==> 04-18: inputs <==
Design TL_UART, start of the top module:
module TL_UART #(
    parameter [15:0] C_DEFAULT_BAUD_RATE = 16'd868,
    parameter C_DEFAULT_TX_ON = 1,
    parameter C_DEFAULT_RX_ON = 1,
    parameter C_TILELINK_ID_WIDTH = 1
) (
    input  wire                           uart_clock_i,
    input  wire                           uart_reset_i,
    input  wire [                    2:0] uart_a_opcode,
    input  wire [                    2:0] uart_a_param,
    input  wire [                    2:0] uart_a_size,
    input  wire [C_TILELINK_ID_WIDTH-1:0] uart_a_source,
    input  wire [                   11:0] uart_a_address,
    input  wire [                    3:0] uart_a_mask,
    input  wire [                   31:0] uart_a_data,
    input  wire                           uart_a_corrupt,
    input  wire                           uart_a_valid,
    output wire                           uart_a_ready,
    output wire [                    2:0] uart_d_opcode,
    output wire [                    1:0] uart_d_param,
    output wire [                    2:0] uart_d_size,
    output wire [C_TILELINK_ID_WIDTH-1:0] uart_d_source,
    output wire                           uart_d_denied,
    output wire [                   31:0] uart_d_data,
    output wire                           uart_d_corrupt,
    output wire                           uart_d_valid,
    input  wire                           uart_d_ready,
    input  wire                           UART_RX,
    output wire                           UART_TX,
    output wire                           UART_RX_IRQ,
    output wire                           UART_TX_IRQ
);
clock: 4.04 ns
lec_check: 0
abc_area: 0
cap_margin: 15
core_margin: 10
core_utilization: 56
cts_cluster_size: 89
gpl_timing_driven: 1
place_density_lb_addon: 0.19
slew_margin: 20
run.sh (not shown) runs the stock make flow with config.mk's settings and CLKGATE_MAP_FILE=.
==> 01-04: changes against 04-18 <==
- ABC_AREA: 0 -> not set
- CAP_MARGIN: 15 -> 20
- CORE_MARGIN: 10 -> 2
- CORE_UTILIZATION: 56 -> 72
- CTS_CLUSTER_SIZE: 89 -> not set
- GPL_TIMING_DRIVEN: 1 -> not set
- PLACE_DENSITY_LB_ADDON: 0.19 -> 0.01
- SETUP_SLACK_MARGIN: not set -> 0.58
==> flow/constraint.sdc (replaced) <==
create_clock -name core_clock -period 2.63 [get_ports {uart_clock_i}]
set_input_delay 0.5260 -clock core_clock [delete_from_list [all_inputs] [get_ports {uart_clock_i}]]
set_output_delay 0.5260 -clock core_clock [all_outputs]
set_load 0.01 [all_outputs]
==> reports/summary.txt <==
Setup WS post-layout -> -0.5321 ns
Run status -> complete, but fails checks
Final setup fails -> 335
Violated Checks -> setup timing
(the above is from 01-04)
==> reports/summary.txt <==
Fraction of registers with async set or reset after synthesis -> 0%
Setup WS post-layout -> 0.6229 ns
Run status -> finished clean
Final setup fails -> 0
I/O pins -> 112
Post-CTS Repair Setup Buffers -> 0
Hold wc startpoint -> uart_reciever.rx_q
Data required time at the worst endpoint -> 4.27 ns
(the above is from 04-18)

==> v6 <==
TL_UART again, from the RTL that the note above started with.
// TL_UART
module TL_UART #(
    parameter [15:0] C_DEFAULT_BAUD_RATE = 16'd868,
    parameter C_DEFAULT_TX_ON = 1,
    parameter C_DEFAULT_RX_ON = 1,
    parameter C_TILELINK_ID_WIDTH = 1
) (
    input  wire                           uart_clock_i,
    input  wire                           uart_reset_i,
    input  wire [                    2:0] uart_a_opcode,
    input  wire [                    2:0] uart_a_param,
    input  wire [                    2:0] uart_a_size,
    input  wire [C_TILELINK_ID_WIDTH-1:0] uart_a_source,
    input  wire [                   11:0] uart_a_address,
    input  wire [                    3:0] uart_a_mask,
    input  wire [                   31:0] uart_a_data,
    input  wire                           uart_a_corrupt,
    input  wire                           uart_a_valid,
    output wire                           uart_a_ready,
    output wire [                    2:0] uart_d_opcode,
    output wire [                    1:0] uart_d_param,
    output wire [                    2:0] uart_d_size,
    output wire [C_TILELINK_ID_WIDTH-1:0] uart_d_source,
    output wire                           uart_d_denied,
    output wire [                   31:0] uart_d_data,
    output wire                           uart_d_corrupt,
    output wire                           uart_d_valid,
    input  wire                           uart_d_ready,
    input  wire                           UART_RX,
    output wire                           UART_TX,
    output wire                           UART_RX_IRQ,
    output wire                           UART_TX_IRQ
);
make LEC_CHECK=0 ABC_AREA=1 CAP_MARGIN=25 CORE_ASPECT_RATIO=0.97 CORE_MARGIN=2 CORE_UTILIZATION=72 CTS_CLUSTER_SIZE=14 MAX_ROUTING_LAYER=met5 PLACE_DENSITY_LB_ADDON=0.02 SETUP_SLACK_MARGIN=1.17 SLEW_MARGIN=20 finish   # period 4.06 ns
==> v21 (differences from v6) <==
==> flow/config.mk (replaced) <==
export PLATFORM = sky130hd
export DESIGN_NAME = TL_UART
export DESIGN_NICKNAME = TL_UART
export VERILOG_FILES = /design/flow/design.v
export SDC_FILE = /design/flow/constraint.sdc
export NUM_CORES = 4
export LEC_CHECK = 0
export ABC_AREA = 1
export CAP_MARGIN = 20
export CORE_MARGIN = 2
export CORE_UTILIZATION = 40
export GPL_ROUTABILITY_DRIVEN = 0
export SETUP_SLACK_MARGIN = -0.53
export SLEW_MARGIN = 20
==> flow/constraint.sdc (replaced) <==
create_clock -name core_clock -period 8.0 [get_ports {uart_clock_i}]
set_input_delay 1.6000 -clock core_clock [delete_from_list [all_inputs] [get_ports {uart_clock_i}]]
set_output_delay 1.6000 -clock core_clock [all_outputs]
set_load 0.01 [all_outputs]
==> v27 (differences from v6) <==
==> flow/config.mk (replaced) <==
export PLATFORM = sky130hd
export DESIGN_NAME = TL_UART
export DESIGN_NICKNAME = TL_UART
export VERILOG_FILES = /design/flow/design.v
export SDC_FILE = /design/flow/constraint.sdc
export NUM_CORES = 4
export LEC_CHECK = 0
export CAP_MARGIN = 15
export CORE_MARGIN = 2
export CORE_UTILIZATION = 72
export HOLD_SLACK_MARGIN = -0.06
export PLACE_DENSITY = 0.64
export SLEW_MARGIN = 20
==> flow/constraint.sdc (replaced) <==
create_clock -name core_clock -period 2.63 [get_ports {uart_clock_i}]
set_input_delay 0.5260 -clock core_clock [delete_from_list [all_inputs] [get_ports {uart_clock_i}]]
set_output_delay 0.5260 -clock core_clock [all_outputs]
set_load 0.01 [all_outputs]
==> out/results.ini <==
[floorplan]
initCoreUtil=0.405

[power]
clkPwrFrac=0.434
p_sw_uw=1730

[setup_path]
crit_chain=clkdlybuf4s50_1 > buf_4 > inv_2 > buf_4 > nand4_1 > inv_1 > nand2_1 > nor2_1
critical_path_arrival_ns=4.74
cpMaxStageDelayCell=nor2_1
crit_type=in -> reg

[yosys]
postSynthSeqShare=0.652
synth_adder_area_share=0.0154

[status]
status=complete, no violations

[routing]
route.met3.wl_mm=4.10

[final_layout]
stdcell_area_um2=34000

[timing]
worst_pin_slew_ns=1.07

[run]
warnings=58

The numbers above come from v21.

==> out/results.ini <==
[status]
status=complete, but fails checks
so_faults=setup timing

[power]
p_sw_uw=5060
clkPwrFrac=0.431

[setup_path]
crit_chain=buf_4 > mux4_2 > nor2b_1 > a2111oi_0 > buf_4 > o32ai_1 > a22o_1
crit_type=reg -> reg
critical_path_arrival_ns=3.07
start_kind=flop
cpMaxStageDelayCell=a2111oi_0

[yosys]
postSynthSeqShare=0.678
synth_adder_area_share=0.0160

[final_layout]
area_growth_pct=17.6
stdcell_area_um2=34200

[clock_tree]
h-tree-depth=3
clock_latency_ns=0.62

[routing]
route.met3.wl_mm=7.30

[floorplan]
initCoreUtil=0.730

[timing]
worst_pin_slew_ns=0.935
finalSetupViolCount=1
setup_slack_ns=-0.104

The numbers above come from v27.

==> out/results.ini <==
[power]
clkPwrFrac=0.421
p_sw_uw=3210

[timing]
worst_pin_slew_ns=1.00

[setup_path]
crit_chain=ha_1 > nand2_1 > nor2_1 > nand3b_1 > nand4_1 > inv_1 > nand2_1 > nor2_1
critical_path_arrival_ns=3.18
critical_path_peak_fanout=8
cpMaxStageDelayCell=nor2_1
crit_type=reg -> reg

[final_layout]
stdcell_area_um2=33900

[routing]
route.met3.wl_mm=7.34

[floorplan]
initCoreUtil=0.734

[status]
status=complete, no violations

[run]
warnings=58

[yosys]
synth_adder_area_share=0.0154
postSynthSeqShare=0.652

The numbers above come from v6.

